`flow/config.mk`:
```
export PLATFORM = sky130hd
export DESIGN_NAME = adc_mul
export DESIGN_NICKNAME = adc_mul
export VERILOG_FILES = /design/flow/design.v
export SDC_FILE = /design/flow/constraint.sdc
export NUM_CORES = 4
export LEC_CHECK = 0
export CAP_MARGIN = 20
export CELL_PAD_IN_SITES_GLOBAL_PLACEMENT = 3
export CORE_MARGIN = 2
export CORE_UTILIZATION = 59
export CTS_CLUSTER_DIAMETER = 244
export GPL_TIMING_DRIVEN = 0
export PLACE_DENSITY_LB_ADDON = 0.05
export SETUP_SLACK_MARGIN = 0.92
export SLEW_MARGIN = 20
export TNS_END_PERCENT = 20
```
`flow/constraint.sdc`:
```
create_clock -name core_clock -period 62.8 [get_ports {clk_i}]
set_input_delay 12.5600 -clock core_clock [delete_from_list [all_inputs] [get_ports {clk_i}]]
set_output_delay 12.5600 -clock core_clock [all_outputs]
set_load 0.01 [all_outputs]
```
`flow/design.v`:
```
module adc_mul                   
(
    input  logic         clk_i,                                                
    input  logic         rst_i,                                                
    input  logic [11:0]  x_i,                                                  
    input  logic [11:0]  y_i,                                                  
    input  logic [11:0]  z_i,                                                  
    output logic [11:0]  fp_o                                                  
); 
    logic [31:0]    x_fp;                                                        
    logic [31:0]    y_fp;                                                        
    logic [31:0]    z_fp;                                                        
    logic [31:0]    mul_o_fp;                                                    
    logic [31:0]    div_o_fp;                                                    
    logic [31:0]    x_ffp;                                                       
    fixed_to_float converter1 (	
								.clk_i	    (clk_i) ,
								.rst_i	    (rst_i) ,
                                .fixed_in   (x_i)  ,
                                .float_out  (x_fp)  
                               );    
    fixed_to_float converter2 (
	 							.clk_i	    (clk_i) ,
								.rst_i	    (rst_i) ,
                                .fixed_in   (y_i)   ,
                                .float_out  (y_fp)  
                              );
    fixed_to_float converter3 (
	 							.clk_i      (clk_i) ,
								.rst_i		(rst_i) ,
                                .fixed_in   (z_i)   ,
                                .float_out  (z_fp)  
                              );
    qdiv_f div1 (
		.clk_i		    (clk_i)		    ,
		.rst_i			(rst_i)		    ,
        .a_i            (y_fp)          ,
        .b_i            (z_fp)          ,
        .result_o       (div_o_fp)
    );
    always_ff @( posedge clk_i or posedge rst_i ) begin 
        if(rst_i)begin
            x_ffp <= '0;
        end
        else  begin
            x_ffp <= x_fp;
        end
    end    
    qmul_f mul1 (
		.clk_i 	    	(clk_i)			,
		.rst_i   		(rst_i)		    ,
        .a_i            (x_ffp)         ,
        .b_i            (div_o_fp)      ,
        .result_o       (mul_o_fp)
    );
    float_to_fixed converter4 (	
								.clk_i 		    (clk_i)		     ,
								.rst_i			(rst_i)			 ,
                                .float_input    (mul_o_fp)       ,
                                .fixed_out      (fp_o)
                              );
endmodule
module fixed_to_float ( 
                            input  logic        clk_i       ,
                            input  logic        rst_i       ,
                            input  logic [11:0] fixed_in    ,                                    
                            output logic [31:0] float_out                                        
                      );
    logic [7:0]  exponent;                                                                       
    logic [22:0] mantissa;                                                                       
    logic [11:0] temp_fixed;                                                                     
    logic [4:0]  leading_zeros;                                                                  
    always_comb begin
        temp_fixed = 12'b0;         
        leading_zeros = 5'b0;
        exponent = 8'b0;
        mantissa = 23'b0;
        if (fixed_in == 12'b0) begin
            leading_zeros = 5'd12;                                                                 
        end else begin
    if (fixed_in[11:6] != 6'b000000) begin
        if (fixed_in[11:9] != 3'b000)
            leading_zeros = (fixed_in[11]) ? 5'd0 : (fixed_in[10]) ? 5'd1 : 5'd2;
        else
            leading_zeros = (fixed_in[8]) ? 5'd3 : (fixed_in[7]) ? 5'd4 : 5'd5;
    end else begin
        if (fixed_in[5:3] != 3'b000)
            leading_zeros = (fixed_in[5]) ? 5'd6 : (fixed_in[4]) ? 5'd7 : 5'd8;
        else
            leading_zeros = (fixed_in[2]) ? 5'd9 : (fixed_in[1]) ? 5'd10 : 5'd11;
    end
        end
        if (fixed_in != 0) begin
            exponent = 8'd127 + (5'd11 - leading_zeros);
            temp_fixed = fixed_in << leading_zeros;                                            
            mantissa = temp_fixed[10:0] << 23'd12;    
        end
    end
    always_ff @( posedge clk_i or posedge rst_i ) begin 
        if  (rst_i) begin
            float_out <= 32'b0;
        end
        else  begin
            float_out <=  {1'b0, exponent, mantissa};                                                   
        end
    end
endmodule
 module qdiv_f #(
    parameter I = 9,
    parameter F = 23,
    parameter bias = 8'd127
)
(
    input  logic             clk_i,
    input  logic             rst_i,
    input  logic [(I+F-1):0] a_i,                                                
    input  logic [(I+F-1):0] b_i,                                                
    output logic [(I+F-1):0] result_o                                            
);
    logic                 sign_a;
    logic   [(I-2):0]     exp_a;
    logic   [(F-1):0]     mant_a;
    logic   [F:0]         mant_a_extended;
    logic                 sign_b;
    logic   [(I-2):0]     exp_b;
    logic   [(F-1):0]     mant_b;
    logic   [F:0]         mant_b_extended;
    logic                 result_sign;
    logic   [(I-2):0]     exp_diff;
    logic   [(2*F)+1:0]   mant_quotient;                                         
    logic   [(F-1):0]     result_mant;
    logic   [(I-2):0]     result_exp;
    logic   [(I+F-1):0]   result;
    logic   [(I+F-1):0] zero_result, infinity_result, NaN;
    assign zero_result     = {result_sign, 31'b0};                               
    assign infinity_result = {result_sign, 8'b11111111, 23'b0};                  
    assign NaN             = 32'h7FC00000;                                       
    assign sign_a          = a_i[(I+F-1)];
    assign exp_a           = a_i[(I+F-2):F];
    assign mant_a          = a_i[(F-1):0];
    assign mant_a_extended = (exp_a == 0) ? {1'b0, mant_a} : {1'b1, mant_a};
    assign sign_b          = b_i[(I+F-1)];
    assign exp_b           = b_i[(I+F-2):F];
    assign mant_b          = b_i[(F-1):0];
    assign mant_b_extended = (exp_b == 0) ? {1'b0, mant_b} : {1'b1, mant_b};
    assign result_sign = sign_a ^ sign_b;
    always_comb begin
        exp_diff = '0;
        mant_quotient = '0;                                        
        result_mant = '0;
        result_exp = '0;
        if (exp_a == 0 && mant_a == 0 && exp_b == 0 && mant_b == 0) begin
            result = NaN;
        end else if (exp_a == 0 && mant_a == 0) begin
            result = zero_result;
        end else if (exp_b == 0 && mant_b == 0) begin
            result = infinity_result;
        end else if (exp_a == 8'b11111111 || exp_b == 8'b11111111) begin
            if (exp_a == 8'b11111111 && exp_b == 8'b11111111) begin
                result = NaN;                                                    
            end else begin
                result = infinity_result;                                        
            end
        end else begin
            exp_diff = exp_a - exp_b + bias;
            mant_quotient = {mant_a_extended, {(F+1){1'b0}}} / mant_b_extended;    
            if (mant_quotient[F+1]) begin
                result_mant = mant_quotient[F:1];                                
                result_exp = exp_diff;                                           
            end else begin
                result_mant = mant_quotient[F-1:0];                              
                result_exp = exp_diff - 8'd1;                                    
            end
            if (result_exp >= 8'b11111111) begin         
                result = infinity_result;                                        
            end else if (result_exp <= 0) begin     
                result = zero_result;                                            
            end else begin
                result = {result_sign, result_exp, result_mant};                 
            end
        end
    end
    always_ff @( posedge clk_i or posedge rst_i ) begin 
        if (rst_i) begin
            result_o    <=   '0;            
        end
        else begin
            result_o    <=   result;
        end
    end
endmodule
module qmul_f #(
    parameter I     = 9,                                                                                            
    parameter F     = 23,                                                                                           
    parameter bias  = 8'd127                                                                                           
)(
    input  logic             clk_i,                                                                                 
    input  logic             rst_i,
    input  logic [(I+F-1):0] a_i,                                                                                   
    input  logic [(I+F-1):0] b_i,                                                                                   
    output logic [(I+F-1):0] result_o                                                                               
);
    logic sign_a;
    logic [(I-2):0] exp_a;
    logic [(F-1):0] mant_a;
    logic [F:0]     mant_a_extended;
    logic sign_b;
    logic [(I-2):0] exp_b;
    logic [(F-1):0] mant_b;
    logic [F:0]     mant_b_extended;
    logic               result_sign;
    logic [(I-2):0]     exp_sum;                                                                                     
    logic [(F*2)+1:0]   mant_product;                                                                                
    logic [(F-1):0]     result_mant;
    logic [(I-2):0]     result_exp;
    logic [(I+F-1):0]   result;
    logic [(I+F-1):0] zero_result, infinity_result, NaN;
    assign zero_result     = {1'b0, {(I+F-1){1'b0}}};                                                                
    assign infinity_result = {1'b0, 8'b11111111, {F{1'b0}}};                                                        
    assign NaN             = {1'b0, 8'b11111111, 23'b10000000};                                                      
    assign sign_a          = a_i[(I+F-1)];
    assign exp_a           = a_i[(I+F-2):F];
    assign mant_a          = a_i[(F-1):0];
    assign mant_a_extended = (exp_a == 0) ? {1'b0, mant_a} : {1'b1, mant_a};                                         
    assign sign_b          = b_i[(I+F-1)];
    assign exp_b           = b_i[(I+F-2):F];
    assign mant_b          = b_i[(F-1):0];
    assign mant_b_extended = (exp_b == 0) ? {1'b0, mant_b} : {1'b1, mant_b};                                         
    assign result_sign = sign_a ^ sign_b;
    always_comb begin
        exp_sum = '0;
        mant_product = '0;
        result_mant = '0;
        result_exp = '0;
        if ((exp_a == 0 && mant_a == 0) || (exp_b == 0 && mant_b == 0)) begin
            result = zero_result;                                                                                    
        end 
        else if ((exp_a == 8'b11111111 && mant_a == 0) || (exp_b == 8'b11111111 && mant_b == 0)) begin
            result = infinity_result;                                                                                
        end 
        else if ((exp_a == 8'b11111111 && mant_a != 0) || (exp_b == 8'b11111111 && mant_b != 0)) begin
            result = NaN;                                                                                            
        end 
        else begin
            exp_sum = exp_a + exp_b - bias;
            mant_product = mant_a_extended * mant_b_extended;
            if (mant_product[(2*F) + 1]) begin
                result_mant = mant_product[(2*F):(F+1)];                                                               
                result_exp = exp_sum + 8'd1;                                                                            
            end 
            else begin
                result_mant = mant_product[(2*F)-1:F];                                                               
                result_exp = exp_sum;                                                                                
            end
            if (result_exp >= 8'b11111111) begin
                result = infinity_result;                                                                            
            end 
            else if (result_exp <= 0) begin
                result = zero_result;                                                                                
            end 
            else begin
                result = {result_sign, result_exp, result_mant};                                                     
            end
        end
    end
    always_ff @( posedge clk_i or posedge rst_i ) begin
        if (rst_i) 
            result_o    <=   '0;
        else
            result_o    <=   result;
    end 
endmodule
module float_to_fixed
(
    input   logic        clk_i,
    input   logic        rst_i,
    input   logic [31:0] float_input,                                                                         
    output  logic [11:0] fixed_out                                                                            
);
    logic        sign;
    logic [7:0]  exponent;
    logic [23:0] mantissa;
    logic [23:0] temp_fixed;                                                                                  
    logic [7:0]  exponent_bias;                                                                               
    logic [8:0]  actual_exponent;
    logic [11:0] fixed_output;
    always_comb begin
        actual_exponent = 9'b0;
        exponent_bias = 8'd127;
        sign        = float_input[31];                                                                      
        exponent    = float_input[30:23];
        mantissa    = {1'b1, float_input[22:0]};                                                              
        temp_fixed  = 24'b0;
        if (exponent < exponent_bias) begin
            fixed_output = 12'b0;
        end else if (exponent == 8'hFF) begin
            fixed_output = (float_input[22:0] == 23'b0) ? 12'b111111111111 : 12'b000000000000;                        
        end else begin
            actual_exponent = exponent - exponent_bias;
            if (actual_exponent < 0 && sign == 1'b1 ) begin                                                                   
                fixed_output = 12'b0;                                                                        
            end else if (actual_exponent >= 12) begin                                                        
                fixed_output    = 12'b111111111111;                                                             
            end else begin                                                                                   
                temp_fixed = mantissa >> (9'd23 - actual_exponent);                                          
                fixed_output = temp_fixed[11:0];                                                             
            end
        end
    end
    always_ff @( posedge clk_i or posedge rst_i ) begin
        if (rst_i) begin
            fixed_out     <=   12'b0;
        end
        else begin
            fixed_out     <=   fixed_output;
        end        
    end
endmodule
```
`flow/run.sh`:
```
#!/bin/bash
# the make line also repeats each setting of config.mk as NAME=value (left out here)
make -C /OpenROAD-flow-scripts/flow DESIGN_CONFIG=/design/flow/config.mk WORK_HOME=/design/flow/orfs CLKGATE_MAP_FILE= finish
```
==> results of run 1 <==
==> results.json, run 1 <==
{
  "ys_types": 186,
  "core-area_mm2": 0.0836,
  "flow.first_error": "[ERROR FLW-0024] Place density exceeds 1.0 (current PLACE_DENSITY_LB_ADDON =  0.05). Please check if the value of  PLACE_DENSITY_LB_ADDON is between 0 and 0.99.",
  "mux_share": 0.0450,
  "dieHeight_um": 294,
  "synth_xor_xnor_area_share": 0.0632,
  "synth.cellmix.compoundShare": 0.261,
  "rows": 106,
  "common_cells": "sky130_fd_sc_hd__nor2_1 (592), sky130_fd_sc_hd__nand2_1 (567), sky130_fd_sc_hd__ha_1 (542)",
  "postSynth.topFlopCell": "sky130_fd_sc_hd__dfrtp_1",
  "gate_count_post_synth": 6465,
  "synth.cellmix.simpleShare": 0.271,
  "last-stage-reached": "3_1_place_gp_skip_io",
  "yosys_warnings": 5,
  "synth_area_leaders": "sky130_fd_sc_hd__ha_1 (14%), sky130_fd_sc_hd__fa_1 (9.0%), sky130_fd_sc_hd__dfrtp_1 (7.3%), sky130_fd_sc_hd__nor2_1 (4.5%), sky130_fd_sc_hd__nand2_1 (4.3%)",
  "ys_cells": 6465,
  "yosysTopAreaCellShare": 0.136,
  "floorplan.die_area_mm2": 0.0866,
  "mappedNetlistArea_mm2": 0.0497,
  "syn_nets": 7268,
  "netlist.top_cell.by_instances": "sky130_fd_sc_hd__nor2_1",
  "yosys_area_mm2": 0.0497,
  "share_of_flip_flops_with_an_asynchronous_set_or_reset_after_synthesis": 1.00,
  "fp.dieW_um": 294,
  "run_status": "aborted with a tool error",
  "synthDominantAreaCellType": "sky130_fd_sc_hd__ha_1",
  "sequential_to_total_area_share_from_yosys_stat": 0.0735,
  "post_synth_fa_ha_maj_area_fraction": 0.226,
  "enable_flop_cells": 0,
  "initCoreUtil": 0.595,
  "ys_seq_elements": 146,
  "ys_top_logic_family": "simple AND/OR/NAND/NOR gates",
  "syn_avg_cell_area_um2": 7.69
}
==> inputs of run 2 (changes only) <==
ABC_AREA = 1   (was default)
CELL_PAD_IN_SITES_GLOBAL_PLACEMENT = default   (was 3)
CORE_UTILIZATION = 72   (was 59)
CTS_CLUSTER_DIAMETER = 246   (was 244)
CTS_CLUSTER_SIZE = 17   (was default)
GPL_TIMING_DRIVEN = default   (was 0)
PLACE_DENSITY_LB_ADDON = default   (was 0.05)
SETUP_SLACK_MARGIN = 1.37   (was 0.92)
TNS_END_PERCENT = default   (was 20)
clock period = 59.7 ns   (was 62.8 ns; I/O delays follow)
==> run 2 against run 1 <==
Compared with the run above:
- the flow stops in 4_1_cts
- synthesized area is 8.1% higher
- die size is 11% lower
- synthesized cell count is 28% higher
==> results.json, run 2 <==
{
  "run_status": "aborted with a tool error",
  "last-stage-reached": "4_1_cts",
  "flow.first_error": "[ERROR DPL-0038] Utilization greater than 100%, impossible to legalize",
  "synth.cellmix.simpleShare": 0.396,
  "mux_share": 0.00265,
  "enable_flop_cells": 0,
  "boundaryPins": 50,
  "synth_area_leaders": "sky130_fd_sc_hd__nand2_1 (13%), sky130_fd_sc_hd__ha_1 (13%), sky130_fd_sc_hd__inv_1 (9.0%), sky130_fd_sc_hd__fa_1 (8.3%), sky130_fd_sc_hd__dfrtp_1 (6.8%)",
  "syn_avg_cell_area_um2": 6.48,
  "gpl.final_weighted_congestion": 1.08,
  "netlist.top_cell.by_instances": "sky130_fd_sc_hd__nand2_1",
  "ys_cells": 8286,
  "ys_seq_elements": 146,
  "yosys_warnings": 5,
  "core-area_mm2": 0.0742,
  "synth.cellmix.compoundShare": 0.126,
  "rows": 100,
  "half_perimeter_wire_length_of_the_detailed_placement_result_mm": 199,
  "ys_types": 104,
  "yosysTopAreaCellShare": 0.131,
  "placement.io_buffers": 49,
  "yosys_area_mm2": 0.0537,
  "initCoreUtil": 0.724,
  "synth_xor_xnor_area_share": 0.0647,
  "synthDominantAreaCellType": "sky130_fd_sc_hd__nand2_1",
  "mappedNetlistArea_mm2": 0.0537,
  "sequential_to_total_area_share_from_yosys_stat": 0.0680,
  "place_area_mm2": 0.0713,
  "floorplan.die_area_mm2": 0.0768,
  "dieHeight_um": 277,
  "syn_nets": 9089,
  "post_synth_fa_ha_maj_area_fraction": 0.209,
  "postSynth.topFlopCell": "sky130_fd_sc_hd__dfrtp_1",
  "common_cells": "sky130_fd_sc_hd__nand2_1 (1,881), sky130_fd_sc_hd__inv_1 (1,289), sky130_fd_sc_hd__nor2_1 (676)",
  "gate_count_post_synth": 8286,
  "ys_top_logic_family": "simple AND/OR/NAND/NOR gates",
  "detailedPlace.worstSlack_ns": -10.44,
  "share_of_flip_flops_with_an_asynchronous_set_or_reset_after_synthesis": 1.00,
  "fp.dieW_um": 277
}
[run 2: per-stage QoR]
stage / cells / hold slack [ns] / TNS, ns
after floorplan: 8286 / 0.331 / -27.56
after global placement: 11298 / 0.332 / -4.33
after detailed placement: 11298 / 0.335 / -33.17
==> inputs of run 3 (changes only) <==
CTS_CLUSTER_DIAMETER = 342   (was 246)
CTS_CLUSTER_SIZE = default   (was 17)
HOLD_SLACK_MARGIN = -0.08   (was default)
MAX_ROUTING_LAYER = met4   (was default)
PLACE_DENSITY = 0.66   (was default)
SETUP_SLACK_MARGIN = default   (was 1.37)
TNS_END_PERCENT = 5   (was default)
clock period = 63.5 ns   (was 59.7 ns; I/O delays follow)
==> run 3 against run 2 <==
Compared with the run above:
- the run fails in 5_1_grt
- synthesized cell count unchanged
- synthesized area did not move
- die size unchanged
==> results.json, run 3 <==
{
  "ys_seq_elements": 146,
  "numClockSinks": 146,
  "rows": 100,
  "common_cells": "sky130_fd_sc_hd__nand2_1 (1,881), sky130_fd_sc_hd__inv_1 (1,289), sky130_fd_sc_hd__nor2_1 (676)",
  "syn_nets": 9089,
  "postSynth.topFlopCell": "sky130_fd_sc_hd__dfrtp_1",
  "post_synth_fa_ha_maj_area_fraction": 0.209,
  "ys_types": 104,
  "enable_flop_cells": 0,
  "yosysTopAreaCellShare": 0.131,
  "fp.dieW_um": 277,
  "synthDominantAreaCellType": "sky130_fd_sc_hd__nand2_1",
  "synth.cellmix.compoundShare": 0.126,
  "initCoreUtil": 0.724,
  "dieHeight_um": 277,
  "floorplan.die_area_mm2": 0.0768,
  "share_of_flip_flops_with_an_asynchronous_set_or_reset_after_synthesis": 1.00,
  "synth_area_leaders": "sky130_fd_sc_hd__nand2_1 (13%), sky130_fd_sc_hd__ha_1 (13%), sky130_fd_sc_hd__inv_1 (9.0%), sky130_fd_sc_hd__fa_1 (8.3%), sky130_fd_sc_hd__dfrtp_1 (6.8%)",
  "ys_top_logic_family": "simple AND/OR/NAND/NOR gates",
  "sequential_to_total_area_share_from_yosys_stat": 0.0680,
  "htree_num_levels": 4,
  "synth_xor_xnor_area_share": 0.0647,
  "last-stage-reached": "5_1_grt",
  "placement.io_buffers": 49,
  "ys_cells": 8286,
  "gpl.final_weighted_congestion": 1.09,
  "place_area_mm2": 0.0626,
  "gate_count_post_synth": 8286,
  "synth.cellmix.simpleShare": 0.396,
  "cts.path.max_buffers": 2,
  "mappedNetlistArea_mm2": 0.0537,
  "half_perimeter_wire_length_of_the_detailed_placement_result_mm": 138,
  "boundaryPins": 50,
  "run_status": "aborted with a tool error",
  "syn_avg_cell_area_um2": 6.48,
  "netlist.top_cell.by_instances": "sky130_fd_sc_hd__nand2_1",
  "core-area_mm2": 0.0742,
  "mux_share": 0.00265,
  "yosys_warnings": 5,
  "cts_buffers": 17,
  "yosys_area_mm2": 0.0537,
  "clock_tree.root_cell": "sky130_fd_sc_hd__clkbuf_16"
}
==> run 3: what timing repair did <==
item,4_1_cts
setup buffers,142
resized,208
cloned,6
setup endpoints to repair,2
hold buffers,0
pin swaps,148
==> run 3: stage by stage <==
stage,setup slack (ns),hold WS [ns],util,instances
after floorplan,-6.61,0.331,-,8286
after global placement,0.551,0.333,0.843,10175
after detailed placement,-2.90,0.336,0.843,10175
after CTS,0.00986,0.351,0.875,10354
==> inputs of run 4 (changes only) <==
CELL_PAD_IN_SITES_DETAIL_PLACEMENT = 0   (was default)
CORE_ASPECT_RATIO = 1.48   (was default)
CTS_CLUSTER_DIAMETER = 85   (was 342)
CTS_CLUSTER_SIZE = 17   (was default)
GPL_TIMING_DRIVEN = 1   (was default)
HOLD_SLACK_MARGIN = default   (was -0.08)
MAX_ROUTING_LAYER = default   (was met4)
PLACE_DENSITY = default   (was 0.66)
SETUP_SLACK_MARGIN = 4.57   (was default)
TNS_END_PERCENT = default   (was 5)
clock period = 85.4 ns   (was 63.5 ns; I/O delays follow)
==> run 4 against run 3 <==
Compared with the run above:
- the run now finishes clean
- synthesized area unchanged
- die size about the same
- synthesized cell count unchanged
==> results.json, run 4 <==
{
  "mux_share": 0.00265,
  "grt.overflow.total": 0,
  "synth.cellmix.simpleShare": 0.396,
  "min-delay-path-class": "reg2reg",
  "critical_path.n_buffers_inverters": 75,
  "sequential_to_total_area_share_from_yosys_stat": 0.0680,
  "core-area_mm2": 0.0737,
  "drc_violations": 0,
  "crit_path_end": "div1.result_o[0]",
  "worst_setup_path_end_kind": "flip-flop",
  "period_needed_ns": 75.25,
  "syn_nets": 9089,
  "num-fill-cells": 6074,
  "synth_xor_xnor_area_share": 0.0647,
  "worst_r2r_path_depth": 538,
  "critPathTopFamily": "simple AND/OR/NAND/NOR gates",
  "clk_pin_slew_worst_paths_ns": 0.08,
  "synth_area_leaders": "sky130_fd_sc_hd__nand2_1 (13%), sky130_fd_sc_hd__ha_1 (13%), sky130_fd_sc_hd__inv_1 (9.0%), sky130_fd_sc_hd__fa_1 (8.3%), sky130_fd_sc_hd__dfrtp_1 (6.8%)",
  "post_synth_fa_ha_maj_area_fraction": 0.209,
  "grt_pass1_vias": 55939,
  "area_growth_syn_to_layout_pct": 5.12,
  "gpl.final_weighted_congestion": 1.03,
  "reg2reg_setup_slack_ns": 10.15,
  "enable_flop_cells": 0,
  "worst-path-stages": 538,
  "crit-reg2reg-capture": "div1.result_o[0]",
  "maxClockFrequency_ghz": 0.0133,
  "initCoreUtil": 0.729,
  "worst-endpoint-arrival_ns": 75.63,
  "ys_types": 104,
  "max_cap_viol_count": 0,
  "timing.rr.start": "converter2.float_out[24]",
  "ys_seq_elements": 146,
  "clock.latency.late_pin_ns": 0.50,
  "netlist.top_cell.by_instances": "sky130_fd_sc_hd__nand2_1",
  "cts.path.max_buffers": 2,
  "common_cells": "sky130_fd_sc_hd__nand2_1 (1,881), sky130_fd_sc_hd__inv_1 (1,289), sky130_fd_sc_hd__nor2_1 (676)",
  "yosysTopAreaCellShare": 0.131,
  "placement.io_buffers": 49,
  "worstPathRequired_ns": 85.78,
  "groute.usage.overall": 0.421,
  "floorplan.die_area_mm2": 0.0769,
  "rsz0062_at_grt": "no",
  "max_slew_margin": 0.335,
  "antenna_found_initial": 5,
  "synth.cellmix.compoundShare": 0.126,
  "fp.dieW_um": 229,
  "path_max_fanout": 23,
  "ys_top_logic_family": "simple AND/OR/NAND/NOR gates",
  "yosys_warnings": 5,
  "grt_start_max_net_pins": 80,
  "yosys_area_mm2": 0.0537,
  "share_of_flip_flops_with_an_asynchronous_set_or_reset_after_synthesis": 1.00,
  "hold_buffers": 0,
  "cts_buffers": 17,
  "worstHoldEndpoint": "x_ffp[22]",
  "final_max_slew_viol_count": 0,
  "synthDominantAreaCellType": "sky130_fd_sc_hd__nand2_1",
  "firstDrtPassIters": 8,
  "timing.hold.worst_path_depth": 0,
  "cts_tree": "yes",
  "run_status": "finished clean",
  "syn_avg_cell_area_um2": 6.48,
  "htree_num_levels": 4,
  "mappedNetlistArea_mm2": 0.0537,
  "gate_count_post_synth": 8286,
  "detail_route.iter0.violations": 3897,
  "totalWireLength_mm": 168,
  "dieHeight_um": 336,
  "cp_slowest_cell": "sky130_fd_sc_hd__dfrtp_1",
  "final.setup_skew_ns": 0.0150,
  "nets": 9126,
  "postSynth.topFlopCell": "sky130_fd_sc_hd__dfrtp_1",
  "crit_path_start": "converter2.float_out[24]",
  "finalHoldViolCount": 0,
  "numClockSinks": 146,
  "setup_violations": 0,
  "wire_length_of_the_first_global_routing_pass_mm": 265,
  "stage_log_warnings": 36,
  "rows": 121,
  "timing.setup.critical_path_class": "reg2reg",
  "fraction_of_the_core_area_covered_by_cells_at_the_end_of_the_flow": 0.766,
  "count_of_antenna_violating_nets_left_after_detailed_routing": 0,
  "critPathMaxStageDelay_ns": 0.41,
  "critPathMostFrequentCell": "sky130_fd_sc_hd__nand2_1",
  "finalSetupTns_ns": 0,
  "clock_tree.root_cell": "sky130_fd_sc_hd__clkbuf_16",
  "critical_path.startpoint_type": "flip-flop",
  "route.detailed.wl_per_inst_um": 18.0,
  "hold_path_startpoint": "converter1.float_out[22]",
  "finalClockPeriodUsage": 0.881,
  "viasPerCell": 6.05,
  "via_count_of_the_routed_design": 56462,
  "half_perimeter_wire_length_of_the_detailed_placement_result_mm": 129,
  "ys_cells": 8286,
  "boundaryPins": 50,
  "pin_slew_with_the_least_headroom_to_its_limit_ns": 0.997
}
==> run 4: final cells by class <==
cell class / count / area (um2) / area share
well taps: 984 / 1230 / 0.0218
inverters: 1459 / 5860 / 0.104
multi-input cells: 6512 / 43500 / 0.771
repair buffers: 185 / 1550 / 0.0274
clock inverters: 13 / 165 / 0.00292
clock buffers: 19 / 443 / 0.00784
repair inverters: 2 / 12.5 / 0.000222
diodes: 6 / 15.0 / 0.000266
flip-flops and latches: 146 / 3650 / 0.0647
==> run 4: metrics by stage <==
stage | area [um2] | instances | setup slack [ns] | hold slack, ns
floorplan | 53700 | 8286 | 8.95 | 0.331
global placement | 54400 | 9163 | 3.24 | 0.333
detailed placement | 54400 | 9163 | 0.373 | 0.339
CTS | 55200 | 9211 | 4.60 | 0.346
global route | 56500 | 9324 | 3.65 | 0.353
finish | 56500 | 9326 | 10.15 | 0.343
==> run 4: what timing repair did <==
action / in CTS / in global routing
buffers inserted: 10 / 91
setup endpoints to repair: 2 / 4
resized: 20 / 132
gates cloned: 6 / 18
pin swaps: 8 / 67
==> run 4: per-layer routing <==
layer	global-route usage	up-vias	routed length, um
li1	-	26829	-
met1	0.415	25869	56800
met2	0.772	2603	83100
met3	0.0600	1161	11400
met4	0.370	0	16900
met5	0	-	0
==> inputs of run 5 (changes only) <==
CAP_MARGIN = 15   (was 20)
CELL_PAD_IN_SITES_DETAIL_PLACEMENT = default   (was 0)
CORE_ASPECT_RATIO = default   (was 1.48)
CTS_CLUSTER_DIAMETER = 319   (was 85)
CTS_CLUSTER_SIZE = 16   (was 17)
GPL_TIMING_DRIVEN = default   (was 1)
SETUP_SLACK_MARGIN = default   (was 4.57)
clock period = 80.5 ns   (was 85.4 ns; I/O delays follow)
==> run 5 against run 4 <==
Compared with the run above:
- still clean on timing, DRC and antenna
- global-route usage shrank 1.3 points
- synthesized cell count is the same
- worst hold slack gained 0.0045 ns
- wire length shrank 2.4%
- critical path depth grew 4
- clock skew shrank 0.0032 ns
- fmax grew 1.0%
- core utilization shrank 0.31 points
- synthesized area is the same
- final cell count is essentially flat
- first-iteration DRC count grew 42%
- critical path type unchanged
- largest cell class unchanged
==> results.json, run 5 <==
{
  "max_cap_viol_count": 0,
  "final_max_slew_viol_count": 0,
  "cp_slowest_cell": "sky130_fd_sc_hd__ha_1",
  "area_growth_syn_to_layout_pct": 5.35,
  "netlist.top_cell.by_instances": "sky130_fd_sc_hd__nand2_1",
  "yosysTopAreaCellShare": 0.131,
  "worstPathRequired_ns": 80.85,
  "synth_xor_xnor_area_share": 0.0647,
  "synthDominantAreaCellType": "sky130_fd_sc_hd__nand2_1",
  "mappedNetlistArea_mm2": 0.0537,
  "detailedPlace.worstSlack_ns": -2.01,
  "grt.overflow.total": 0,
  "timing.rr.start": "converter2.float_out[24]",
  "ys_types": 104,
  "reg2reg_setup_slack_ns": 6.01,
  "run_status": "finished clean",
  "ys_top_logic_family": "simple AND/OR/NAND/NOR gates",
  "place_area_mm2": 0.0544,
  "common_cells": "sky130_fd_sc_hd__nand2_1 (1,881), sky130_fd_sc_hd__inv_1 (1,289), sky130_fd_sc_hd__nor2_1 (676)",
  "rows": 100,
  "via_count_of_the_routed_design": 56330,
  "half_perimeter_wire_length_of_the_detailed_placement_result_mm": 124,
  "ys_seq_elements": 146,
  "timing.hold.worst_path_depth": 0,
  "placement.io_buffers": 49,
  "worst_hold_slack_ns": 0.347,
  "crit_path_end": "div1.result_o[0]",
  "mux_share": 0.00265,
  "critPathTopFamily": "simple AND/OR/NAND/NOR gates",
  "final.setup_skew_ns": 0.0118,
  "clk_pin_slew_worst_paths_ns": 0.08,
  "critPathMostFrequentCell": "sky130_fd_sc_hd__nand2_1",
  "worstHoldEndpoint": "x_ffp[17]",
  "syn_avg_cell_area_um2": 6.48,
  "crit-reg2reg-capture": "div1.result_o[0]",
  "nets": 9148,
  "floorplan.die_area_mm2": 0.0768,
  "core-area_mm2": 0.0742,
  "groute.usage.overall": 0.408,
  "worst-endpoint-arrival_ns": 74.83,
  "viasPerCell": 6.04,
  "share_of_flip_flops_with_an_asynchronous_set_or_reset_after_synthesis": 1.00,
  "hold_path_startpoint": "converter1.float_out[17]",
  "max_slew_margin": 0.245,
  "clock_tree.root_cell": "sky130_fd_sc_hd__clkbuf_16",
  "setup_violations": 0,
  "initCoreUtil": 0.724,
  "syn_nets": 9089,
  "layout_setup_ws_ns": 6.01,
  "numClockSinks": 146,
  "clock.latency.late_pin_ns": 0.46,
  "yosys_warnings": 5,
  "final_area_mm2": 0.0566,
  "yosys_area_mm2": 0.0537,
  "critical_path.startpoint_type": "flip-flop",
  "count_of_antenna_violating_nets_left_after_detailed_routing": 0,
  "cts.path.max_buffers": 2,
  "pin_slew_with_the_least_headroom_to_its_limit_ns": 1.13,
  "antenna_found_initial": 3,
  "detail_route.iter0.violations": 5537,
  "num-fill-cells": 5965,
  "synth.cellmix.simpleShare": 0.396,
  "min-delay-path-class": "reg2reg",
  "grt_start_max_net_pins": 77,
  "enable_flop_cells": 0,
  "post_synth_fa_ha_maj_area_fraction": 0.209,
  "timing.setup.critical_path_class": "reg2reg",
  "worst_r2r_path_depth": 542,
  "fp.dieW_um": 277,
  "synth.cellmix.compoundShare": 0.126,
  "synth_area_leaders": "sky130_fd_sc_hd__nand2_1 (13%), sky130_fd_sc_hd__ha_1 (13%), sky130_fd_sc_hd__inv_1 (9.0%), sky130_fd_sc_hd__fa_1 (8.3%), sky130_fd_sc_hd__dfrtp_1 (6.8%)",
  "grt_pass1_vias": 53311,
  "dieHeight_um": 277,
  "cts_tree": "yes",
  "boundaryPins": 50,
  "maxClockFrequency_ghz": 0.0134,
  "stage_log_warnings": 36,
  "gpl.final_weighted_congestion": 1.02,
  "sequential_to_total_area_share_from_yosys_stat": 0.0680,
  "wire_length_of_the_first_global_routing_pass_mm": 261,
  "critical_path.n_buffers_inverters": 80,
  "gate_count_post_synth": 8286,
  "totalWireLength_mm": 164,
  "route.detailed.wl_per_inst_um": 17.6,
  "period_needed_ns": 74.49,
  "ys_cells": 8286,
  "drc_violations": 0,
  "postSynth.topFlopCell": "sky130_fd_sc_hd__dfrtp_1",
  "finalHoldViolCount": 0,
  "worst_setup_path_end_kind": "flip-flop",
  "crit_path_start": "converter2.float_out[24]",
  "firstDrtPassIters": 8,
  "critPathMaxStageDelay_ns": 0.48,
  "cts_buffers": 17,
  "diode_count": 0,
  "worst-path-stages": 542,
  "finalClockPeriodUsage": 0.925,
  "htree_num_levels": 4,
  "path_max_fanout": 23
}
==> run 5: cell type report <==
type	instances	area, um2	share of cell area
Multi-Input combinational cell	6507	43500	0.769
Timing Repair inverter	2	10.0	0.000177
Sequential cell	146	3650	0.0646
Timing Repair Buffer	212	1750	0.0309
Clock inverter	14	168	0.00296
Inverter	1459	5860	0.103
Tap cell	969	1210	0.0214
Clock buffer	18	429	0.00758
==> run 5: what timing repair did <==
item / CTS / global route
gates resized: 10 / 152
pin swaps: 4 / 70
hold buffers: 0 / 0
setup buffers: 0 / 122
endpoints found under the setup margin: 2 / 5
cloned: 5 / 14
==> run 5: metal layers <==
metal	vias to the layer above	part of all wire	GRT usage
met3	677	0.090	0.0565
met2	2925	0.46	0.687
met5	-	0.00019	0
li1	26855	-	-
met1	25869	0.40	0.513
met4	4	0.052	0.197
==> run 5: per-stage QoR <==
stage,util,instances,setup TNS [ns]
after global routing,0.763,9327,-1.11
after detailed placement,0.733,9154,-2.33
final,0.763,9327,0
after CTS,0.742,9191,0
after floorplan,-,8286,0
after global placement,0.733,9154,0
==> inputs of run 6 (changes only) <==
CAP_MARGIN = 0   (was 15)
CORE_ASPECT_RATIO = 0.74   (was default)
CTS_CLUSTER_DIAMETER = 378   (was 319)
CTS_CLUSTER_SIZE = 10   (was 16)
PLACE_DENSITY_LB_ADDON = 0.02   (was default)
SETUP_SLACK_MARGIN = 4.9   (was default)
clock period = 71.3 ns   (was 80.5 ns; I/O delays follow)
==> run 6 against run 5 <==
Compared with the run above:
- register-to-register slack worse by 3.1 ns
- clock skew up 0.0043 ns
- count of clock-buffer cells in the layout is 1 lower
- wire length up 10%
- die size about the same
- worst setup slack worse by 3.1 ns
- core utilization up 7.4 points
==> results.json, run 6 <==
{
  "timing.setup.critical_path_class": "reg2reg",
  "synth_area_leaders": "sky130_fd_sc_hd__nand2_1 (13%), sky130_fd_sc_hd__ha_1 (13%), sky130_fd_sc_hd__inv_1 (9.0%), sky130_fd_sc_hd__fa_1 (8.3%), sky130_fd_sc_hd__dfrtp_1 (6.8%)",
  "rsz0062_at_grt": "yes",
  "crit_path_start": "converter2.float_out[28]",
  "worst-endpoint-arrival_ns": 68.74,
  "timing.hold.worst_path_depth": 0,
  "worst-path-stages": 526,
  "critical_path.startpoint_type": "flip-flop",
  "boundaryPins": 50,
  "max_cap_viol_count": 0,
  "groute.usage.overall": 0.414,
  "viasPerCell": 6.26,
  "period_needed_ns": 68.41,
  "synth_xor_xnor_area_share": 0.0647,
  "grt_pass1_vias": 52619,
  "half_perimeter_wire_length_of_the_detailed_placement_result_mm": 124,
  "totalWireLength_mm": 181,
  "ys_seq_elements": 146,
  "worstHoldEndpoint": "x_ffp[22]",
  "clock_tree.root_cell": "sky130_fd_sc_hd__clkbuf_16",
  "setup_violations": 0,
  "ys_top_logic_family": "simple AND/OR/NAND/NOR gates",
  "cts_buffers": 17,
  "syn_nets": 9089,
  "final.setup_skew_ns": 0.0161,
  "reg2reg_setup_slack_ns": 2.89,
  "floorplan.die_area_mm2": 0.0768,
  "cts_tree": "yes",
  "critPathMostFrequentCell": "sky130_fd_sc_hd__nand2_2",
  "wire_length_of_the_first_global_routing_pass_mm": 263,
  "initCoreUtil": 0.725,
  "drc_violations": 0,
  "placement.io_buffers": 49,
  "rows": 86,
  "worstPathRequired_ns": 71.64,
  "ys_cells": 8286,
  "enable_flop_cells": 0,
  "grt_start_max_net_pins": 96,
  "max_slew_margin": 0.322,
  "share_of_flip_flops_with_an_asynchronous_set_or_reset_after_synthesis": 1.00,
  "timing.rr.start": "converter2.float_out[28]",
  "synth.cellmix.simpleShare": 0.396,
  "post_synth_fa_ha_maj_area_fraction": 0.209,
  "final_max_slew_viol_count": 0,
  "min-delay-path-class": "reg2reg",
  "yosys_area_mm2": 0.0537,
  "hold_path_startpoint": "converter1.float_out[22]",
  "critical_path.n_buffers_inverters": 81,
  "synthDominantAreaCellType": "sky130_fd_sc_hd__nand2_1",
  "maxClockFrequency_ghz": 0.0146,
  "yosys_warnings": 5,
  "common_cells": "sky130_fd_sc_hd__nand2_1 (1,881), sky130_fd_sc_hd__inv_1 (1,289), sky130_fd_sc_hd__nor2_1 (676)",
  "cts.path.max_buffers": 2,
  "crit-reg2reg-capture": "div1.result_o[0]",
  "dieHeight_um": 239,
  "clock.latency.late_pin_ns": 0.46,
  "count_of_antenna_violating_nets_left_after_detailed_routing": 0,
  "numClockSinks": 146,
  "sequential_to_total_area_share_from_yosys_stat": 0.0680,
  "syn_avg_cell_area_um2": 6.48,
  "worst_hold_slack_ns": 0.349,
  "htree_num_levels": 4,
  "run_status": "finished clean",
  "finalClockPeriodUsage": 0.959,
  "nets": 9468,
  "antenna_found_initial": 0,
  "gpl.final_weighted_congestion": 1.06,
  "synth.cellmix.compoundShare": 0.126,
  "firstDrtPassIters": 10,
  "stage_log_warnings": 36,
  "diode_count": 0,
  "finalHoldViolCount": 0,
  "mappedNetlistArea_mm2": 0.0537,
  "gate_count_post_synth": 8286,
  "route.detailed.wl_per_inst_um": 18.8,
  "fp.dieW_um": 322,
  "detail_route.iter0.violations": 8725,
  "path_max_fanout": 20,
  "hold_buffers": 0,
  "postSynth.topFlopCell": "sky130_fd_sc_hd__dfrtp_1",
  "via_count_of_the_routed_design": 60390,
  "ys_types": 104,
  "netlist.top_cell.by_instances": "sky130_fd_sc_hd__nand2_1",
  "cp_slowest_cell": "sky130_fd_sc_hd__o21ai_0",
  "pin_slew_with_the_least_headroom_to_its_limit_ns": 1.02,
  "critPathTopFamily": "simple AND/OR/NAND/NOR gates",
  "crit_path_end": "div1.result_o[0]",
  "core-area_mm2": 0.0741,
  "worst_setup_path_end_kind": "flip-flop",
  "yosysTopAreaCellShare": 0.131,
  "grt.overflow.total": 0,
  "critPathMaxStageDelay_ns": 0.48,
  "mux_share": 0.00265,
  "clk_pin_slew_worst_paths_ns": 0.06,
  "area_growth_syn_to_layout_pct": 15.5,
  "worst_r2r_path_depth": 526
}
-- run 6: metrics by stage --
step	worst slack [ns]	util	setup TNS, ns	area (um2)	instances
CTS	4.92	0.782	0	58000	9411
floorplan	1.74	-	0	54600	8286
global route	-0.744	0.837	-0.744	62100	9646
global placement	-0.596	0.746	-0.596	55300	9201
finish	2.89	0.837	0	62100	9646
detailed placement	-3.54	0.746	-5.51	55300	9201
-- run 6: cell type report --
class                           instances  area (um2)
Multi-Input combinational cell       6512       46300
Fill cell                            4801       12100
Inverter                             1459        5910
Timing Repair Buffer                  520        4280
Sequential cell                       146        3650
Tap cell                              968        1210
Clock buffer                           17         425
Clock inverter                         15         198
Timing Repair inverter                  9        61.3
-- run 6: what timing repair did --
action                                  in CTS  in global routing
buffers inserted                           158                223
pin swaps                                  133                305
resized                                    172                525
gates cloned                                20                 12
endpoints found under the setup margin       4                  4
-- run 6: layer usage --
layer / up-vias / GRT usage / routed length, um
li1: 27519 / - / -
met2: 4306 / 0.632 / 76700
met4: 2 / 0.141 / 9780
met5: - / 0 / 39
met1: 27557 / 0.586 / 71700
met3: 1006 / 0.0734 / 23100
==> inputs of run 7 (changes only) <==
CAP_MARGIN = 20   (was 0)
CORE_ASPECT_RATIO = default   (was 0.74)
CORE_UTILIZATION = 18   (was 72)
CTS_CLUSTER_DIAMETER = 127   (was 378)
CTS_CLUSTER_SIZE = default   (was 10)
HOLD_SLACK_MARGIN = 0.19   (was default)
PLACE_DENSITY_LB_ADDON = default   (was 0.02)
SETUP_SLACK_MARGIN = default   (was 4.9)
TNS_END_PERCENT = 30   (was default)
clock period = 95.0 ns   (was 71.3 ns; I/O delays follow)
==> run 7 against run 6 <==
Compared with the run above:
- worst setup slack improved by 7.2 ns
- core utilization fell by 64 points
- wire length fell by 9.9%
- critical endpoint unchanged
==> results.json, run 7 <==
{
  "stage_log_warnings": 34,
  "viasPerCell": 4.27,
  "cts_setup_buffers": 0,
  "worstHoldEndpoint": "x_ffp[29]",
  "rsz0062_at_grt": "no",
  "pin_slew_with_the_least_headroom_to_its_limit_ns": 0.967,
  "cts_tree": "yes",
  "max_cap_viol_count": 0,
  "synth_area_leaders": "sky130_fd_sc_hd__nand2_1 (13%), sky130_fd_sc_hd__ha_1 (13%), sky130_fd_sc_hd__inv_1 (9.0%), sky130_fd_sc_hd__fa_1 (8.3%), sky130_fd_sc_hd__dfrtp_1 (6.8%)",
  "enable_flop_cells": 0,
  "common_cells": "sky130_fd_sc_hd__nand2_1 (1,881), sky130_fd_sc_hd__inv_1 (1,289), sky130_fd_sc_hd__nor2_1 (676)",
  "finalSetupTns_ns": 0,
  "syn_avg_cell_area_um2": 6.48,
  "area_growth_syn_to_layout_pct": 9.30,
  "setup_violations": 0,
  "mappedNetlistArea_mm2": 0.0537,
  "min-delay-path-class": "reg2reg",
  "totalWireLength_mm": 163,
  "drc_violations": 0,
  "finalClockPeriodUsage": 0.894,
  "period_needed_ns": 84.89,
  "dieHeight_um": 550,
  "final.setup_skew_ns": 0.0244,
  "ys_cells": 8286,
  "synth_xor_xnor_area_share": 0.0647,
  "count_of_antenna_violating_nets_left_after_detailed_routing": 0,
  "max_slew_margin": 0.353,
  "via_count_of_the_routed_design": 51850,
  "worst-path-stages": 532,
  "sequential_to_total_area_share_from_yosys_stat": 0.0680,
  "grt_start_max_net_pins": 97,
  "rows": 200,
  "gpl.final_weighted_congestion": 0.952,
  "detail_route.iter0.violations": 3625,
  "clock_tree.root_cell": "sky130_fd_sc_hd__clkbuf_16",
  "ys_seq_elements": 146,
  "yosys_area_mm2": 0.0537,
  "route.detailed.wl_per_inst_um": 13.4,
  "final_area_mm2": 0.0587,
  "dp_cells": 12124,
  "critPathMostFrequentCell": "sky130_fd_sc_hd__nand2_1",
  "final_max_slew_viol_count": 0,
  "critical_path.n_buffers_inverters": 70,
  "nets": 9007,
  "reg2reg_setup_slack_ns": 10.11,
  "cp_slowest_cell": "sky130_fd_sc_hd__a2111oi_0",
  "crit_path_end": "div1.result_o[0]",
  "critical_path.startpoint_type": "flip-flop",
  "worstPathRequired_ns": 95.37,
  "worst-endpoint-arrival_ns": 85.26,
  "place_area_mm2": 0.0581,
  "crit-reg2reg-capture": "div1.result_o[0]",
  "critPathMaxStageDelay_ns": 0.59,
  "cts_buffers": 17,
  "postSynth.topFlopCell": "sky130_fd_sc_hd__dfrtp_1",
  "worst_setup_path_end_kind": "flip-flop",
  "gate_count_post_synth": 8286,
  "ys_types": 104,
  "initCoreUtil": 0.181,
  "crit_path_start": "converter2.float_out[24]",
  "groute.usage.overall": 0.106,
  "floorplan.die_area_mm2": 0.303,
  "timing.setup.critical_path_class": "reg2reg",
  "half_perimeter_wire_length_of_the_detailed_placement_result_mm": 134,
  "antenna_found_initial": 3,
  "layout.cells.non_filler": 12157,
  "hold_path_startpoint": "converter1.float_out[29]",
  "maxClockFrequency_ghz": 0.0118,
  "post_synth_fa_ha_maj_area_fraction": 0.209,
  "grt_pass1_vias": 49240,
  "ys_top_logic_family": "simple AND/OR/NAND/NOR gates",
  "share_of_flip_flops_with_an_asynchronous_set_or_reset_after_synthesis": 1.00,
  "detailedPlace.worstSlack_ns": 10.48,
  "clock.latency.late_pin_ns": 0.50,
  "grt.overflow.total": 0,
  "yosysTopAreaCellShare": 0.131,
  "boundaryPins": 50,
  "placement.io_buffers": 49,
  "timing.hold.worst_path_depth": 0,
  "clk_pin_slew_worst_paths_ns": 0.06,
  "fp.dieW_um": 550,
  "wire_length_of_the_first_global_routing_pass_mm": 262,
  "htree_num_levels": 4,
  "core-area_mm2": 0.297,
  "synthDominantAreaCellType": "sky130_fd_sc_hd__nand2_1",
  "num-fill-cells": 33838,
  "firstDrtPassIters": 6,
  "critPathTopFamily": "simple AND/OR/NAND/NOR gates",
  "numClockSinks": 146,
  "layout_setup_ws_ns": 10.11,
  "yosys_warnings": 5,
  "worst_r2r_path_depth": 532,
  "cts.path.max_buffers": 2,
  "synth.cellmix.simpleShare": 0.396,
  "synth.cellmix.compoundShare": 0.126,
  "syn_nets": 9089,
  "path_max_fanout": 43,
  "netlist.top_cell.by_instances": "sky130_fd_sc_hd__nand2_1",
  "timing.rr.start": "converter2.float_out[24]",
  "worst_hold_slack_ns": 0.349,
  "finalHoldViolCount": 0,
  "run_status": "finished clean",
  "mux_share": 0.00265
}
## run 7: cell type report
cell class	instances	area (um2)	share of cell area
multi-input cells	6490	42900	0.731
inverters	1459	5810	0.0990
well taps	3939	4930	0.0839
flip-flops and latches	146	3650	0.0622
repair buffers	90	798	0.0136
clock buffers	17	425	0.00724
clock inverters	14	173	0.00294
diodes	2	5.00	0.0000852
## run 7: metal layers
metal | GRT usage | part of all wire | vias up
met5 | 0 | 0.000080 | -
met4 | 0.0344 | 0.033 | 2
met3 | 0.00754 | 0.040 | 249
met2 | 0.182 | 0.47 | 1184
met1 | 0.139 | 0.46 | 23875
li1 | - | - | 26540
## run 7: timing repair
action,4_1_cts,5_1_grt
hold buffers,0,0
endpoints found under the setup margin,0,1
resized,0,3
## run 7: metrics by stage
step | utilization
after floorplan | -
after global placement | 0.196
after detailed placement | 0.196
after CTS | 0.198
after global routing | 0.198
final | 0.198
==> inputs of run 8 (changes only) <==
CORE_UTILIZATION = 70   (was 18)
CTS_CLUSTER_DIAMETER = 246   (was 127)
CTS_CLUSTER_SIZE = 17   (was default)
HOLD_SLACK_MARGIN = default   (was 0.19)
SETUP_SLACK_MARGIN = 5.0   (was default)
TNS_END_PERCENT = default   (was 30)
clock period = 77.7 ns   (was 95.0 ns; I/O delays follow)
==> run 8 against run 7 <==
Compared with the run above:
- largest cell class unchanged
- clock skew down 0.0072 ns
- wire length up 6.7%
- still clean on timing, DRC and antenna
- critical path depth up 8
- flip-flop count unchanged
- sequential share of layout area down 0.10 points
- core utilization up 59 points
- global-route usage up 30 points
==> results.json, run 8 <==
{
  "totalWireLength_mm": 174,
  "critPathMaxStageDelay_ns": 0.50,
  "post_synth_fa_ha_maj_area_fraction": 0.209,
  "detail_route.iter0.violations": 5741,
  "gate_count_post_synth": 8286,
  "cp_slowest_cell": "sky130_fd_sc_hd__o21ai_0",
  "drc_violations": 0,
  "worst-path-stages": 540,
  "timing.setup.critical_path_class": "reg2reg",
  "synth.cellmix.compoundShare": 0.126,
  "clock_tree.root_cell": "sky130_fd_sc_hd__clkbuf_16",
  "area_growth_syn_to_layout_pct": 11.1,
  "setup_violations": 0,
  "postSynth.topFlopCell": "sky130_fd_sc_hd__dfrtp_1",
  "yosys_area_mm2": 0.0537,
  "critPathTopFamily": "simple AND/OR/NAND/NOR gates",
  "worstHoldEndpoint": "x_ffp[21]",
  "period_needed_ns": 69.92,
  "enable_flop_cells": 0,
  "nets": 9337,
  "hold_path_startpoint": "converter1.float_out[21]",
  "firstDrtPassIters": 10,
  "final_area_mm2": 0.0597,
  "critical_path.startpoint_type": "flip-flop",
  "worst-endpoint-arrival_ns": 70.28,
  "route.detailed.wl_per_inst_um": 18.2,
  "pin_slew_with_the_least_headroom_to_its_limit_ns": 0.981,
  "crit-reg2reg-capture": "div1.result_o[0]",
  "share_of_flip_flops_with_an_asynchronous_set_or_reset_after_synthesis": 1.00,
  "finalSetupTns_ns": 0,
  "dieHeight_um": 281,
  "worst_setup_path_end_kind": "flip-flop",
  "timing.hold.worst_path_depth": 0,
  "sequential_to_total_area_share_from_yosys_stat": 0.0680,
  "rows": 101,
  "netlist.top_cell.by_instances": "sky130_fd_sc_hd__nand2_1",
  "reg2reg_setup_slack_ns": 7.78,
  "critical_path.n_buffers_inverters": 80,
  "antenna_found_initial": 1,
  "clk_pin_slew_worst_paths_ns": 0.08,
  "finalHoldViolCount": 0,
  "detailedPlace.worstSlack_ns": -2.08,
  "place_area_mm2": 0.0546,
  "count_of_antenna_violating_nets_left_after_detailed_routing": 0,
  "gpl.final_weighted_congestion": 1.04,
  "maxClockFrequency_ghz": 0.0143,
  "wire_length_of_the_first_global_routing_pass_mm": 263,
  "half_perimeter_wire_length_of_the_detailed_placement_result_mm": 129,
  "ys_cells": 8286,
  "synthDominantAreaCellType": "sky130_fd_sc_hd__nand2_1",
  "min-delay-path-class": "reg2reg",
  "synth_xor_xnor_area_share": 0.0647,
  "ys_top_logic_family": "simple AND/OR/NAND/NOR gates",
  "htree_num_levels": 4,
  "max_cap_viol_count": 0,
  "placement.io_buffers": 49,
  "ys_seq_elements": 146,
  "common_cells": "sky130_fd_sc_hd__nand2_1 (1,881), sky130_fd_sc_hd__inv_1 (1,289), sky130_fd_sc_hd__nor2_1 (676)",
  "numClockSinks": 146,
  "floorplan.die_area_mm2": 0.0790,
  "timing.rr.start": "converter2.float_out[28]",
  "core-area_mm2": 0.0759,
  "grt.overflow.total": 0,
  "clock.latency.late_pin_ns": 0.47,
  "cts.path.max_buffers": 2,
  "fp.dieW_um": 281,
  "groute.usage.overall": 0.406,
  "worst_r2r_path_depth": 540,
  "yosys_warnings": 5,
  "mux_share": 0.00265,
  "run_status": "finished clean",
  "path_max_fanout": 25,
  "via_count_of_the_routed_design": 58267,
  "max_slew_margin": 0.340,
  "final_max_slew_viol_count": 0,
  "final.setup_skew_ns": 0.0172,
  "finalClockPeriodUsage": 0.900,
  "synth.cellmix.simpleShare": 0.396,
  "layout_setup_ws_ns": 7.78,
  "viasPerCell": 6.08,
  "syn_avg_cell_area_um2": 6.48,
  "worstPathRequired_ns": 78.06,
  "crit_path_start": "converter2.float_out[28]",
  "yosysTopAreaCellShare": 0.131,
  "syn_nets": 9089,
  "cts_tree": "yes",
  "grt_pass1_vias": 53412,
  "synth_area_leaders": "sky130_fd_sc_hd__nand2_1 (13%), sky130_fd_sc_hd__ha_1 (13%), sky130_fd_sc_hd__inv_1 (9.0%), sky130_fd_sc_hd__fa_1 (8.3%), sky130_fd_sc_hd__dfrtp_1 (6.8%)",
  "initCoreUtil": 0.707,
  "grt_start_max_net_pins": 102,
  "cts_buffers": 17,
  "rsz0062_at_grt": "no",
  "ys_types": 104,
  "critPathMostFrequentCell": "sky130_fd_sc_hd__nand2_1",
  "crit_path_end": "div1.result_o[0]",
  "boundaryPins": 50,
  "stage_log_warnings": 39,
  "mappedNetlistArea_mm2": 0.0537
}
==> run 8: cell type report <==
cell class	instances	area (um2)
Fill cell	5744	16300
Antenna cell	2	5.00
Multi-Input combinational cell	6507	44900
Clock buffer	18	429
Sequential cell	146	3650
Timing Repair inverter	5	40.0
Inverter	1459	5890
Timing Repair Buffer	398	3290
Tap cell	1030	1290
Clock inverter	14	188
==> run 8: timing repair <==
item	4_1_cts	5_1_grt
setup buffers	68	232
hold buffers	0	0
resized	77	459
hold endpoints to repair	0	0
pin swaps	50	211
gates cloned	12	13
setup endpoints to repair	4	4
==> run 8: routing by layer <==
metal  GRT usage  up-vias  wire length (um)
met5           0        -                 0
met4       0.200        0             10500
met3      0.0561      811             16800
met2       0.673     3334             79000
met1       0.516    26831             68200
li1            -    27291                 -
==> run 8: stage by stage <==
stage	utilization	cells	hold WS (ns)
after global placement	0.719	9220	0.332
after global routing	0.786	9577	0.348
final	0.786	9579	0.335
after CTS	0.739	9332	0.332
after detailed placement	0.719	9220	0.335
after floorplan	-	8286	0.331
==> inputs of run 9 (changes only) <==
CORE_UTILIZATION = 72   (was 70)
CTS_CLUSTER_DIAMETER = default   (was 246)
CTS_CLUSTER_SIZE = 10   (was 17)
PLACE_DENSITY_LB_ADDON = 0.02   (was default)
SETUP_SLACK_MARGIN = default   (was 5.0)
clock period = 86.7 ns   (was 77.7 ns; I/O delays follow)
==> run 9 against run 8 <==
Compared with the run above:
- still clean
- via count fell by 5.4%
- sequential share of layout area grew 0.45 points
- worst hold slack hardly changed
- critical path type unchanged
- highest routed layer unchanged
==> results.json, run 9 <==
{
  "run_status": "finished clean",
  "syn_nets": 9089,
  "layout.cells.non_filler": 9245,
  "worstHoldEndpoint": "x_ffp[29]",
  "hold_path_startpoint": "converter1.float_out[29]",
  "critical_path.startpoint_type": "flip-flop",
  "core-area_mm2": 0.0742,
  "mappedNetlistArea_mm2": 0.0537,
  "cts_tree": "yes",
  "sequential_to_total_area_share_from_yosys_stat": 0.0680,
  "crit-reg2reg-capture": "div1.result_o[0]",
  "boundaryPins": 50,
  "grt_pass1_vias": 52287,
  "synth.cellmix.compoundShare": 0.126,
  "detailedPlace.worstSlack_ns": 1.38,
  "diode_count": 0,
  "wire_length_of_the_first_global_routing_pass_mm": 255,
  "worst_r2r_path_depth": 531,
  "area_growth_syn_to_layout_pct": 3.47,
  "critPathTopFamily": "simple AND/OR/NAND/NOR gates",
  "ys_top_logic_family": "simple AND/OR/NAND/NOR gates",
  "half_perimeter_wire_length_of_the_detailed_placement_result_mm": 125,
  "maxClockFrequency_ghz": 0.0127,
  "timing.setup.critical_path_class": "reg2reg",
  "setup_violations": 0,
  "cp_slowest_cell": "sky130_fd_sc_hd__buf_4",
  "placement.io_buffers": 49,
  "post_synth_fa_ha_maj_area_fraction": 0.209,
  "timing.hold.worst_path_depth": 0,
  "totalWireLength_mm": 158,
  "period_needed_ns": 78.83,
  "worst-endpoint-arrival_ns": 79.17,
  "nets": 9066,
  "timing.rr.start": "converter3.float_out[17]",
  "worstPathRequired_ns": 87.05,
  "final.setup_skew_ns": 0.0214,
  "netlist.top_cell.by_instances": "sky130_fd_sc_hd__nand2_1",
  "yosysTopAreaCellShare": 0.131,
  "ys_seq_elements": 146,
  "floorplan.die_area_mm2": 0.0768,
  "yosys_area_mm2": 0.0537,
  "dp_cells": 9148,
  "enable_flop_cells": 0,
  "min-delay-path-class": "reg2reg",
  "antenna_found_initial": 0,
  "ys_types": 104,
  "synth.cellmix.simpleShare": 0.396,
  "count_of_antenna_violating_nets_left_after_detailed_routing": 0,
  "common_cells": "sky130_fd_sc_hd__nand2_1 (1,881), sky130_fd_sc_hd__inv_1 (1,289), sky130_fd_sc_hd__nor2_1 (676)",
  "drc_violations": 0,
  "yosys_warnings": 5,
  "gpl.final_weighted_congestion": 1.05,
  "firstDrtPassIters": 8,
  "groute.usage.overall": 0.398,
  "pin_slew_with_the_least_headroom_to_its_limit_ns": 0.971,
  "clk_pin_slew_worst_paths_ns": 0.08,
  "htree_num_levels": 4,
  "critPathMaxStageDelay_ns": 0.60,
  "stage_log_warnings": 34,
  "synthDominantAreaCellType": "sky130_fd_sc_hd__nand2_1",
  "worst_setup_path_end_kind": "flip-flop",
  "clock_tree.root_cell": "sky130_fd_sc_hd__clkbuf_16",
  "critical_path.n_buffers_inverters": 76,
  "crit_path_start": "converter3.float_out[17]",
  "crit_path_end": "div1.result_o[0]",
  "final_max_slew_viol_count": 0,
  "numClockSinks": 146,
  "max_cap_viol_count": 0,
  "viasPerCell": 5.96,
  "ys_cells": 8286,
  "finalHoldViolCount": 0,
  "synth_xor_xnor_area_share": 0.0647,
  "layout_setup_ws_ns": 7.87,
  "detail_route.iter0.violations": 5034,
  "hold_buffers": 0,
  "cts_buffers": 17,
  "gate_count_post_synth": 8286,
  "finalClockPeriodUsage": 0.909,
  "grt.overflow.total": 0,
  "synth_area_leaders": "sky130_fd_sc_hd__nand2_1 (13%), sky130_fd_sc_hd__ha_1 (13%), sky130_fd_sc_hd__inv_1 (9.0%), sky130_fd_sc_hd__fa_1 (8.3%), sky130_fd_sc_hd__dfrtp_1 (6.8%)",
  "initCoreUtil": 0.724,
  "postSynth.topFlopCell": "sky130_fd_sc_hd__dfrtp_1",
  "clock.latency.late_pin_ns": 0.46,
  "syn_avg_cell_area_um2": 6.48,
  "fp.dieW_um": 277,
  "worst-path-stages": 531,
  "grt_start_max_net_pins": 89,
  "critPathMostFrequentCell": "sky130_fd_sc_hd__nand2_1",
  "path_max_fanout": 43,
  "route.detailed.wl_per_inst_um": 17.1,
  "cts.path.max_buffers": 2,
  "via_count_of_the_routed_design": 55100,
  "reg2reg_setup_slack_ns": 7.87,
  "mux_share": 0.00265,
  "rows": 100,
  "share_of_flip_flops_with_an_asynchronous_set_or_reset_after_synthesis": 1.00,
  "dieHeight_um": 277,
  "max_slew_margin": 0.352,
  "num-fill-cells": 6071
}
[run 9: layer usage]
| layer | vias up | GRT usage | share of wire |
|---|---|---|---|
| li1 | 26681 | - | - |
| met1 | 25318 | 0.517 | 0.41 |
| met2 | 2562 | 0.672 | 0.46 |
| met3 | 539 | 0.0432 | 0.084 |
| met4 | 0 | 0.170 | 0.047 |
| met5 | - | 0 | 0 |
[run 9: repair_timing]
item / 4_1_cts / 5_1_grt
resized: 0 / 57
endpoints found under the setup margin: 0 / 4
setup buffers: 0 / 54
[run 9: cell type report]
cell class / count / area, um2 / share of cell area
clock buffers: 18 / 429 / 0.00772
clock inverters: 14 / 146 / 0.00263
inverters: 1459 / 5830 / 0.105
multi-input cells: 6500 / 43100 / 0.776
flip-flops and latches: 146 / 3650 / 0.0657
well taps: 969 / 1210 / 0.0218
repair buffers: 138 / 1170 / 0.0211
repair inverters: 1 / 5.00 / 0.0000900
[run 9: metrics by stage]
step	hold WS (ns)	setup TNS (ns)	instance area, um2	util
final	0.335	0	55600	0.749
after global routing	0.340	-0.545	55600	0.749
after CTS	0.335	0	54900	0.740
after detailed placement	0.335	0	54300	0.732
after global placement	0.332	0	54300	0.732
after floorplan	0.331	0	53700	-
